## calc_logic
module calc_logic(
   input clk,
   input rst,
   input [4:0] keycode,
   input newkey,
   output [15:0] Xdisplay,
   output LED_NEG_digit,
   output LED_OVW
   );
   localparam[4:0] KEY_CE = 5'b01100,
                   KEY_CA = 5'b00100,
                   KEY_MULTI = 5'b01001,
                   KEY_SUB = 5'b01010,
                   KEY_ADD = 5'b01011,
                   KEY_SQR = 5'b00001,
                   KEY_CH_SIGN = 5'b00010,
                   KEY_EQUALS = 5'b00011;
   reg signed [17:0] X, nextX, Y, nextY, ANS;
   reg [1:0] OP, nextOP;
   wire ADD = (OP == KEY_ADD [1:0]);
   wire SUB = (OP == KEY_SUB [1:0]);
   wire MULTI = (OP == KEY_MULTI [1:0]);        
   wire OP_T2 = (newkey && (keycode[4:2] == 3'b010) );
   wire CA = (newkey && (keycode == KEY_CA) );             
   wire CE = (newkey && (keycode == KEY_CE) );
   wire digit = (newkey && (keycode[4] == 1'b1) );
   wire EQUALS = (newkey && (keycode == KEY_EQUALS) );
   wire SQR = (newkey && (keycode == KEY_SQR) );
   wire CH_SIGN = (newkey && (keycode == KEY_CH_SIGN) );
   wire [6:0] CONTROL = {CE, CA, OP_T2, digit, EQUALS, SQR, CH_SIGN};  
   wire signed [17:0] ANS_ADD, ANS_MULTI, ANS_SUB, ANS_SQR, ANS_CH_SIGN;
   assign ANS_ADD = X+Y;
   assign ANS_SUB = Y-X;
   assign ANS_MULTI = X*Y;
   assign ANS_SQR = X*X;
   assign ANS_CH_SIGN = X*-1;  
   assign LED_OVW = X[16]; 
   assign Xdisplay = X[15:0];
   assign LED_NEG_digit = X[17];  
   always @ (ADD, MULTI, SUB, ANS_ADD, ANS_MULTI, ANS_SUB, X)
       case({ADD, SUB, MULTI})
  ...
Size: ~2000 cells after synthesis, roughly 38 flip-flops, ~26 I/O pins, ~0.014 sq mm of cells after synthesis.
clock: 8.0 ns
lec_check: 0
abc_area: 1
cap_margin: 20
core_aspect_ratio: 0.5
core_margin: 2
core_utilization: 50
cts_cluster_diameter: 20
cts_cluster_size: 92
place_density: 0.35
setup_slack_margin: 2.31
slew_margin: 20
tns_end_percent: 20
run.sh (not shown) runs the stock make flow with config.mk's settings and CLKGATE_MAP_FILE=.
==> next run, changes <==
ABC_AREA = not set   (was 1)
CORE_ASPECT_RATIO = not set   (was 0.5)
CORE_UTILIZATION = 40   (was 50)
CTS_CLUSTER_DIAMETER = not set   (was 20)
CTS_CLUSTER_SIZE = not set   (was 92)
PLACE_DENSITY = not set   (was 0.35)
SETUP_SLACK_MARGIN = not set   (was 2.31)
TNS_END_PERCENT = not set   (was 20)
After rerunning: Global-route usage came out lower by 11 points. Count of clock-buffer cells in the layout stays the same. Wire length came out lower by 25%. Non-clock buffer count came out lower by 46.
==> next run, changes <==
ABC_AREA = 1   (was not set)
CELL_PAD_IN_SITES_GLOBAL_PLACEMENT = 2   (was not set)
CORE_ASPECT_RATIO = 1.25   (was not set)
CORE_MARGIN = 5   (was 2)
CTS_CLUSTER_DIAMETER = 359   (was not set)
CTS_CLUSTER_SIZE = 61   (was not set)
GPL_ROUTABILITY_DRIVEN = 0   (was not set)
SLEW_MARGIN = 40   (was 20)
Area after synthesis climbs by 9.1%.
Cell area climbs by 8.6%.
Setup slack improves by 200 ps.
Wire length climbs by 34%.
Cell count climbs by about 34%.
Clock skew drops by 6.3 ps.
Total power climbs by about 16%.
Critical path depth climbs by 7.
Worst hold slack improves by 40 ps.
==> next run, changes <==
ABC_AREA = not set   (was 1)
CELL_PAD_IN_SITES_GLOBAL_PLACEMENT = not set   (was 2)
CORE_ASPECT_RATIO = 0.5   (was 1.25)
CORE_MARGIN = 2   (was 5)
CORE_UTILIZATION = 50   (was 40)
CTS_CLUSTER_DIAMETER = 265   (was 359)
CTS_CLUSTER_SIZE = 92   (was 61)
GPL_ROUTABILITY_DRIVEN = not set   (was 0)
PLACE_DENSITY = 0.35   (was not set)
SETUP_SLACK_MARGIN = -0.77   (was not set)
SLEW_MARGIN = 20   (was 40)
TNS_END_PERCENT = 20   (was not set)
After rerunning: Clock-buffer cell count shrinks by 1; worst setup slack gets worse by 410 ps; routed wire length goes down by 23%; combinational power falls by 23%; global-route usage climbs by 3.4 points.

Setup of alpha:
calc_logic again, from the RTL that the note above started with.
Settings: LEC_CHECK=0, ABC_AREA=0, CAP_MARGIN=20, CORE_MARGIN=2, CORE_UTILIZATION=72, CTS_CLUSTER_DIAMETER=364, CTS_CLUSTER_SIZE=95, PLACE_DENSITY=0.41, SETUP_SLACK_MARGIN=1.56, SLEW_MARGIN=20; clock period 5.79 ns.
alpha had finished all stages when the layout checks came back failing, citing setup timing.
What beta does differently from alpha at the input level:
Settings: CTS_CLUSTER_SIZE no longer set, was 95; CORE_UTILIZATION now 58, was 72; ABC_AREA no longer set, was 0; PLACE_DENSITY no longer set, was 0.41; SETUP_SLACK_MARGIN no longer set, was 1.56; CTS_CLUSTER_DIAMETER no longer set, was 364; the clock period (ns, I/O delays scaled along) now 6.6, was 5.79.
--- outcome ---
beta completed every stage of the flow, and the final layout passed the timing, design-rule and antenna checks. Comparing post-cts resize count for alpha and beta, the smaller number came from beta. Between alpha and beta, the flow reports wire length reported by the detailed router decreasing by more than 10%. Die area: higher on beta. Comparing alpha and beta, utilization is lower on beta. beta ended up with fewer standard cells than alpha. Cmp alpha and beta / least setup slack across all paths after layout / lower: alpha. On clock share of power: between alpha and beta, it ends up higher for beta. Between beta and alpha, it is beta whose via count is lower, by about 10%. Global-route met2 utilization ended up 20 points lower on beta than on alpha. Taking alpha as the reference, in beta routed wire length per instance dropped 2.1 um; y dimension of the die now sits higher.
The inputs of gamma differ from those of beta as listed below.
Settings: TNS_END_PERCENT now 5, previously not set; SETUP_SLACK_MARGIN now 1.28, previously not set; the clock period (ns, I/O delays scaled along) now 6.53, was 6.6.
Results
- gamma: flow completed, timing, DRC and antenna clean
- Comparing gamma against beta, there is no change at all in max-cap violation count.
- gamma vs beta: via count up by a few percent
- Diff gamma..beta | detailed-route wire length | negligible
- Power for gamma: about 5.5% up relative to beta
- Worst setup slack after layout: gamma vs beta up 290 ps
## Diff of input files: delta against gamma
Settings: clearing TNS_END_PERCENT, which used to be 5; clearing SETUP_SLACK_MARGIN, which used to be 1.28; swapping 6.53 for 4.36 in the clock period (ns, I/O delays scaled along).
==> comparison <==
delta -> stages 100% | layout checks FAIL | setup timing
From gamma to delta the numbers moved as follows: final clock skew increased by 10 ps relative to the old numbers; total vias in the final route increased by about 6% relative to the old numbers.
When delta is measured against gamma, its portion of total power attributed to the clock network turns out 0.4 points higher.

lane 1:
Starting RTL as in the previous note.
Design calc_logic, start of the top module:
module calc_logic(
   input clk,
   input rst,
   input [4:0] keycode,
   input newkey,
   output [15:0] Xdisplay,
   output LED_NEG_digit,
   output LED_OVW
   );
   localparam[4:0] KEY_CE = 5'b01100,
                   KEY_CA = 5'b00100,
                   KEY_MULTI = 5'b01001,
                   KEY_SUB = 5'b01010,
                   KEY_ADD = 5'b01011,
                   KEY_SQR = 5'b00001,
                   KEY_CH_SIGN = 5'b00010,
                   KEY_EQUALS = 5'b00011;
   reg signed [17:0] X, nextX, Y, nextY, ANS;
   reg [1:0] OP, nextOP;
   wire ADD = (OP == KEY_ADD [1:0]);
   wire SUB = (OP == KEY_SUB [1:0]);
   wire MULTI = (OP == KEY_MULTI [1:0]);        
   wire OP_T2 = (newkey && (keycode[4:2] == 3'b010) );
   wire CA = (newkey && (keycode == KEY_CA) );             
   wire CE = (newkey && (keycode == KEY_CE) );
   wire digit = (newkey && (keycode[4] == 1'b1) );
   wire EQUALS = (newkey && (keycode == KEY_EQUALS) );
   wire SQR = (newkey && (keycode == KEY_SQR) );
   wire CH_SIGN = (newkey && (keycode == KEY_CH_SIGN) );
   wire [6:0] CONTROL = {CE, CA, OP_T2, digit, EQUALS, SQR, CH_SIGN};  
   wire signed [17:0] ANS_ADD, ANS_MULTI, ANS_SUB, ANS_SQR, ANS_CH_SIGN;
   assign ANS_ADD = X+Y;
   assign ANS_SUB = Y-X;
   assign ANS_MULTI = X*Y;
   assign ANS_SQR = X*X;
   assign ANS_CH_SIGN = X*-1;  
   assign LED_OVW = X[16]; 
   assign Xdisplay = X[15:0];
   assign LED_NEG_digit = X[17];  
   always @ (ADD, MULTI, SUB, ANS_ADD, ANS_MULTI, ANS_SUB, X)
       case({ADD, SUB, MULTI})
           3'b100: ANS = ANS_ADD;
           3'b010: ANS = ANS_SUB;
           3'b001: ANS = ANS_MULTI;
           default: ANS = X;
       endcase   
   always @ (CONTROL, X, keycode, ANS, ANS_SQR, ANS_CH_SIGN)
       casez(CONTROL)
           7'b1000000: nextX = 18'b0;
           7'b?1?????: nextX = 18'b0;
           7'b0010000: nextX = 18'b0;
           7'b0001000: nextX = {X[12:0], keycode[3:0]};  
           7'b0000100: nextX = ANS;
           7'b0000010: nextX = ANS_SQR;
           7'b0000001: nextX = ANS_CH_SIGN;
           default: nextX = X;
       endcase
   always @ (posedge clk or posedge rst)
  ...
Settings: LEC_CHECK=0, ABC_AREA=0, CAP_MARGIN=20, CELL_PAD_IN_SITES_DETAIL_PLACEMENT=0, CORE_ASPECT_RATIO=0.71, CORE_MARGIN=2, CORE_UTILIZATION=72, CTS_CLUSTER_DIAMETER=34, CTS_CLUSTER_SIZE=33, MIN_ROUTING_LAYER=met1, PLACE_DENSITY=0.66, SETUP_SLACK_MARGIN=0.89, SLEW_MARGIN=20, TNS_END_PERCENT=70; clock period 5.98 ns.
Status lane 1: flow complete, layout not clean - setup timing
What lane 2 does differently from lane 1 at the input level:
# lane 1
export LEC_CHECK = 0
export ABC_AREA = 0
export CAP_MARGIN = 20
export CELL_PAD_IN_SITES_DETAIL_PLACEMENT = 0
export CORE_ASPECT_RATIO = 0.71
export CORE_MARGIN = 2
export CORE_UTILIZATION = 72
export CTS_CLUSTER_DIAMETER = 34
export CTS_CLUSTER_SIZE = 33
export MIN_ROUTING_LAYER = met1
export PLACE_DENSITY = 0.66
export SETUP_SLACK_MARGIN = 0.89
export SLEW_MARGIN = 20
export TNS_END_PERCENT = 70
create_clock -name core_clock -period 5.98 [get_ports {clk}]
# lane 2
export LEC_CHECK = 0
export ABC_AREA = 1
export CAP_MARGIN = 0
export CELL_PAD_IN_SITES_DETAIL_PLACEMENT = 1
export CELL_PAD_IN_SITES_GLOBAL_PLACEMENT = 3
export CORE_ASPECT_RATIO = 1.61
export CORE_MARGIN = 2
export CORE_UTILIZATION = 53
export CTS_CLUSTER_SIZE = 99
export MIN_ROUTING_LAYER = met1
export PLACE_DENSITY = 0.66
export SLEW_MARGIN = 30
export TNS_END_PERCENT = 70
create_clock -name core_clock -period 5.98 [get_ports {clk}]
Results
Lane 2: GPL-0301 in 3_1_place_gp_skip_io -> run aborted
Lane 2 against lane 1: xor/xnor cell area share of the yosys netlist -5.9 points; net count entering floorplan +about 30%; area fraction in mux cells -0.47 points.
Delta (lane 2 minus lane 1): horizontal extent of the die decreased by about 19% relative to the old numbers, average cell area after synthesis decreased by about 20% relative to the old numbers, instance count of the mapped netlist increased by 549 relative to the old numbers, die size increased by 8800 µm² relative to the old numbers, yosys synthesis chip area increased by 9.1% relative to the old numbers.
On area of the mapped netlist, the lower figure sits with lane 1, not lane 2.
Input changes introduced in lane 3 (baseline for comparison: lane 2):
# lane 2
export LEC_CHECK = 0
export ABC_AREA = 1
export CAP_MARGIN = 0
export CELL_PAD_IN_SITES_DETAIL_PLACEMENT = 1
export CELL_PAD_IN_SITES_GLOBAL_PLACEMENT = 3
export CORE_ASPECT_RATIO = 1.61
export CORE_MARGIN = 2
export CORE_UTILIZATION = 53
export CTS_CLUSTER_SIZE = 99
export MIN_ROUTING_LAYER = met1
export PLACE_DENSITY = 0.66
export SLEW_MARGIN = 30
export TNS_END_PERCENT = 70
create_clock -name core_clock -period 5.98 [get_ports {clk}]
# lane 3
export LEC_CHECK = 0
export ABC_AREA = 1
export CAP_MARGIN = 20
export CELL_PAD_IN_SITES_DETAIL_PLACEMENT = 0
export CORE_ASPECT_RATIO = 1.74
export CORE_MARGIN = 2
export CORE_UTILIZATION = 56
export CTS_CLUSTER_DIAMETER = 198
export CTS_CLUSTER_SIZE = 99
export MIN_ROUTING_LAYER = met1
export PLACE_DENSITY = 0.66
export SETUP_SLACK_MARGIN = 0.43
export SLEW_MARGIN = 20
export TNS_END_PERCENT = 10
create_clock -name core_clock -period 5.98 [get_ports {clk}]
==> results <==
Lane 3 | status: complete | timing, DRC, antenna: pass. Width of the die went down by a few percent going from lane 2 to lane 3. | floorplan row count | lane 3 vs lane 2 | about 1.3% higher |. When lane 3 is measured against lane 2, its standard cell core area turns out 5.3% lower.
Inputs modified between lane 3 and lane 4:
# lane 3
export LEC_CHECK = 0
export ABC_AREA = 1
export CAP_MARGIN = 20
export CELL_PAD_IN_SITES_DETAIL_PLACEMENT = 0
export CORE_ASPECT_RATIO = 1.74
export CORE_MARGIN = 2
export CORE_UTILIZATION = 56
export CTS_CLUSTER_DIAMETER = 198
export CTS_CLUSTER_SIZE = 99
export MIN_ROUTING_LAYER = met1
export PLACE_DENSITY = 0.66
export SETUP_SLACK_MARGIN = 0.43
export SLEW_MARGIN = 20
export TNS_END_PERCENT = 10
create_clock -name core_clock -period 5.98 [get_ports {clk}]
# lane 4
export LEC_CHECK = 0
export ABC_AREA = 0
export CAP_MARGIN = 20
export CELL_PAD_IN_SITES_DETAIL_PLACEMENT = 0
export CORE_ASPECT_RATIO = 0.68
export CORE_MARGIN = 2
export CORE_UTILIZATION = 56
export CTS_CLUSTER_DIAMETER = 198
export CTS_CLUSTER_SIZE = 99
export MIN_ROUTING_LAYER = met1
export PLACE_DENSITY = 0.66
export SETUP_SLACK_MARGIN = 0.43
export SLEW_MARGIN = 20
export TNS_END_PERCENT = 10
create_clock -name core_clock -period 5.98 [get_ports {clk}]
==> comparison <==
- Taking lane 3 as the reference, in lane 4 fraction of power consumed by combinational cells lower; final non-filler cell area lower; synthesized netlist cell count lower.
- For lane 3, the most used routing layer in global routing was met2, unlike lane 4, where it was met1.
- Routed wire length (lane 4 over lane 3): decrease, 7600 µm
- Minimum clock period after layout ended up 270 ps higher on lane 4 than on lane 3.
- Compared with lane 3, placement density in the core of lane 4 is higher.
- Delta(critical path arrival, lane 4 - lane 3) > 0
- Die size, lane 3 and lane 4, lower one = lane 4.
No activity file was given, so power comes from the tool's default toggle rates.
